## v35
==> flow/design.v (excerpt) <==
module Remoto(clk,rst,entrada,comando,su,sd,suB,sdB,saida_1,saida1_1,saida2_1,soma_result_1,sinal_A,sinal_B);
parameter inicia            = 2'b00;   
parameter inicia_1          = 2'b01;    
parameter leitura           = 2'b10; 
parameter zera_B    = 3'b010;
parameter zera_tudo = 3'b011;
parameter soma      = 3'b100;
parameter sub       = 3'b101;
parameter muda_sinal= 3'b110;
parameter  DESLIGADO = 0;
parameter  ESPERA = 1;
parameter limite_um      =  4095; 
parameter lid_zero      =  3594;  
parameter  RECEBE_A_DEZ = 2;
parameter  RECEBE_A_UNI = 3;
parameter  MUDA_SINAL_A = 4;
parameter  RECEBE_A_DEZ_B = 5;
parameter  RECEBE_A_UNI_B = 6;
parameter  MUDA_SINAL_B = 7;
parameter  ZERA_TUDO = 8;	
parameter lid_um  			=  3281;  
parameter tempo_zero      =  648;
parameter tempo_bit  =  312;
input         clk;      
input         rst;
input         entrada;    
output reg [7:0] comando;
output reg[6:0] su;
output reg[6:0] sd;
output reg[6:0] suB;
output reg[6:0] sdB; 
wire [8:0] soma_result;
output reg [8:0] soma_result_1;
reg [4:0] estado_m;
reg [7:0] vetorA;
reg [7:0] vetorA_aux;
reg [7:0] vetorA_2;
reg [7:0] vetorA_1;
reg [7:0] vetorB;
reg [7:0] vetorB_aux;
reg [7:0] vetorB_1;
reg [7:0] vetorB_2;
reg on;
output reg sinal_A;
output reg sinal_B;
reg    [11:0] contado_inicial;            
reg           contado_inicial_flag;      
reg [26:0]delay;
reg [2:0]op;
wire [6:0] saida;
wire [6:0] saida1;
wire [6:0] saida2;
output [6:0] saida_1;
output [6:0] saida1_1;
output [6:0] saida2_1;
reg    [11:0] contador_inicial;           
reg           contador_inicial_flag;    
reg    [11:0] contagem;           
reg           contagem_flag;     
reg     [5:0] bitcount;              
reg     [1:0] estado;             
reg    [31:0] dados_control;        
reg nova_mensagem;
reg    [8:0] sr;
reg   [26:0] dl;        
assign saida_1 = saida;
assign saida1_1 = saida1;
assign saida2_1 = saida2;
ula G1(.clock(clk),.rst(rst),.a(vetorA),.b(vetorB),.r(soma_result),.op(op), .enable(on), .sinA(sinal_A),.sinB(sinal_B));
bcdout G2(.saida(saida),.saida1(saida1),.saida2(saida2),.in(soma_result_1),.enable(on));
always @(posedge clk )
if (rst)
			 contado_inicial <= 0;
else if ((estado == inicia) && !entrada)
  ...
Size in the first run: ~150 flip-flops, roughly 71 I/O pins, about 14000 um2 of cells after synthesis.
export LEC_CHECK = 0
export ABC_AREA = 1
export CAP_MARGIN = 20
export CELL_PAD_IN_SITES_GLOBAL_PLACEMENT = 1
export CORE_MARGIN = 2
export CORE_UTILIZATION = 56
export CTS_CLUSTER_DIAMETER = 271
export CTS_CLUSTER_SIZE = 99
export PLACE_DENSITY = 0.35
export SETUP_SLACK_MARGIN = 3.95
export SLEW_MARGIN = 20
export TNS_END_PERCENT = 15
create_clock -name core_clock -period 14.0 [get_ports {clk}]
run.sh (not shown) runs the stock make flow with config.mk's settings and CLKGATE_MAP_FILE=.
Looking at the reports, v35 completed the entire flow and the layout it produced met the timing, DRC and antenna checks.
The inputs of v33 differ from those of v35 as listed below.
Settings: a deleted ABC_AREA that had been 1; a deleted TNS_END_PERCENT that had been 15; a deleted PLACE_DENSITY that had been 0.35; a deleted CTS_CLUSTER_DIAMETER that had been 271; a change of CORE_UTILIZATION from 56 to 40; a deleted CTS_CLUSTER_SIZE that had been 99; a deleted CELL_PAD_IN_SITES_GLOBAL_PLACEMENT that had been 1; a deleted SETUP_SLACK_MARGIN that had been 3.95; a change of the clock period (ns, I/O delays scaled along) from 14.0 to 11.0.
==> comparison <==
Final cell utilization of the core: v35 and v33 compared, higher one is v35
The via count number comes out higher for v35 vs v33.
Re critical path depth: v35 was higher than v33.
Summary: with v35 as the reference, overall power after layout in v33 moved up by more than 10%.
For v59, these inputs were changed with respect to v33:
Settings: a change of CORE_UTILIZATION from 40 to 71.
## What came out
v59 finished every step from synthesis to the final layout, and the layout passed the timing, DRC and antenna checks. v59 ends up with higher critical path arrival than v33 does. v59 vs v33 on multi-input gate share of total cell area: v59 is the higher one. The maximum clock frequency of v59 is lower than that of v33. Relative to v33, overall power consumption has gone up in v59. NOTE: global-route usage in v59 exceeds that of v33. v33 was routed with fewer vias than v59. Higher overall die area among v33 and v59: v33. v59 gives more sequential share of layout area than v33 did.
--- input diff v59..v38 ---
Settings: an added CTS_CLUSTER_SIZE of 39; a change of CORE_UTILIZATION from 71 to 70; an added ABC_AREA of 1; a change of the clock period (ns, I/O delays scaled along) from 11.0 to 6.18.
saida1_1[6] as the worst setup path endpoint was reported by v38, and saida1_1[5] by v59.
Measured against v59, the synthesized cell count of v38 comes out at 1.2 times the reference value.
v38 ran in full, but the layout does not pass; the checks complain about setup timing.
Per the comparison of v38 with v59, arrival time of data at the critical path endpoint decreased 1.62 ns; simple logic cell fraction of the synthesized area increased by 13 points relative to the old numbers; routed wire length saw an increase; placed instance area shows an increase of about 5%.
Measured against each other, v59 and v38 differ in via count of the first global-routing pass, the lower figure coming from v59.

* * *

v24:
Starting RTL as in the previous note.
clock: 6.19 ns
lec_check: 0
abc_area: 1
cap_margin: 20
core_aspect_ratio: 1.33
core_margin: 2
core_utilization: 72
cts_cluster_diameter: 393
cts_cluster_size: 98
place_density: 0.4
slew_margin: 20
tns_end_percent: 10
v24: complete, dirty (setup timing)
Edits applied to the flow inputs when going from v24 to v45:
==> flow/config.mk <==
export PLATFORM = sky130hd
export DESIGN_NAME = Remoto
export DESIGN_NICKNAME = Remoto
export VERILOG_FILES = /design/flow/design.v
export SDC_FILE = /design/flow/constraint.sdc
export NUM_CORES = 4
export LEC_CHECK = 0
export ABC_AREA = 1
export CAP_MARGIN = 20
export CORE_MARGIN = 2
export CORE_UTILIZATION = 70
export SLEW_MARGIN = 20
==> flow/constraint.sdc <==
create_clock -name core_clock -period 7.17 [get_ports {clk}]
set_input_delay 1.4340 -clock core_clock [delete_from_list [all_inputs] [get_ports {clk}]]
set_output_delay 1.4340 -clock core_clock [all_outputs]
set_load 0.01 [all_outputs]
==> results <==
Both conditions hold for v45: the flow ran to the end and the final layout passed the timing, DRC and antenna checks. v45 vs. v24: worst slew slack as a fraction of its limit went up by 0.41 points. Compared with v24, v45 shows a portion of the clock cycle consumed by the worst path in the final layout that is 13 points lower. Of v24 and v45, the lower worst setup timing slack at the placement stage belongs to v24. Clock-cell share of area delta (v24 -> v45): insignificant.
For v48, these inputs were changed with respect to v45:
diff --git a/flow/config.mk b/flow/config.mk
--- a/flow/config.mk
+++ b/flow/config.mk
@@ -6,7 +6,7 @@
 export NUM_CORES = 4
 export LEC_CHECK = 0
-export ABC_AREA = 1
 export CAP_MARGIN = 20
 export CORE_MARGIN = 2
-export CORE_UTILIZATION = 70
+export CORE_UTILIZATION = 72
+export PLACE_DENSITY = 0.39
 export SLEW_MARGIN = 20
==> flow/constraint.sdc <==
create_clock -name core_clock -period 11.7 [get_ports {clk}]
set_input_delay 2.3400 -clock core_clock [delete_from_list [all_inputs] [get_ports {clk}]]
set_output_delay 2.3400 -clock core_clock [all_outputs]
set_load 0.01 [all_outputs]
Findings:
Higher relative contribution of the clock network to total power was reported by v48, not v45.
Between v45 and v48, the flow reports design internal power decreasing by more than a quarter.
After detailed routing, v45 needs more wire than v48.
Total power ends up lower on v48.
Between v48 and v45, it is v48 whose cell count is lower, by 491.
Sequential share of layout area for v48: 1.1 points up relative to v45
Power figures rest on the tool's default switching activity, not on a simulated workload.
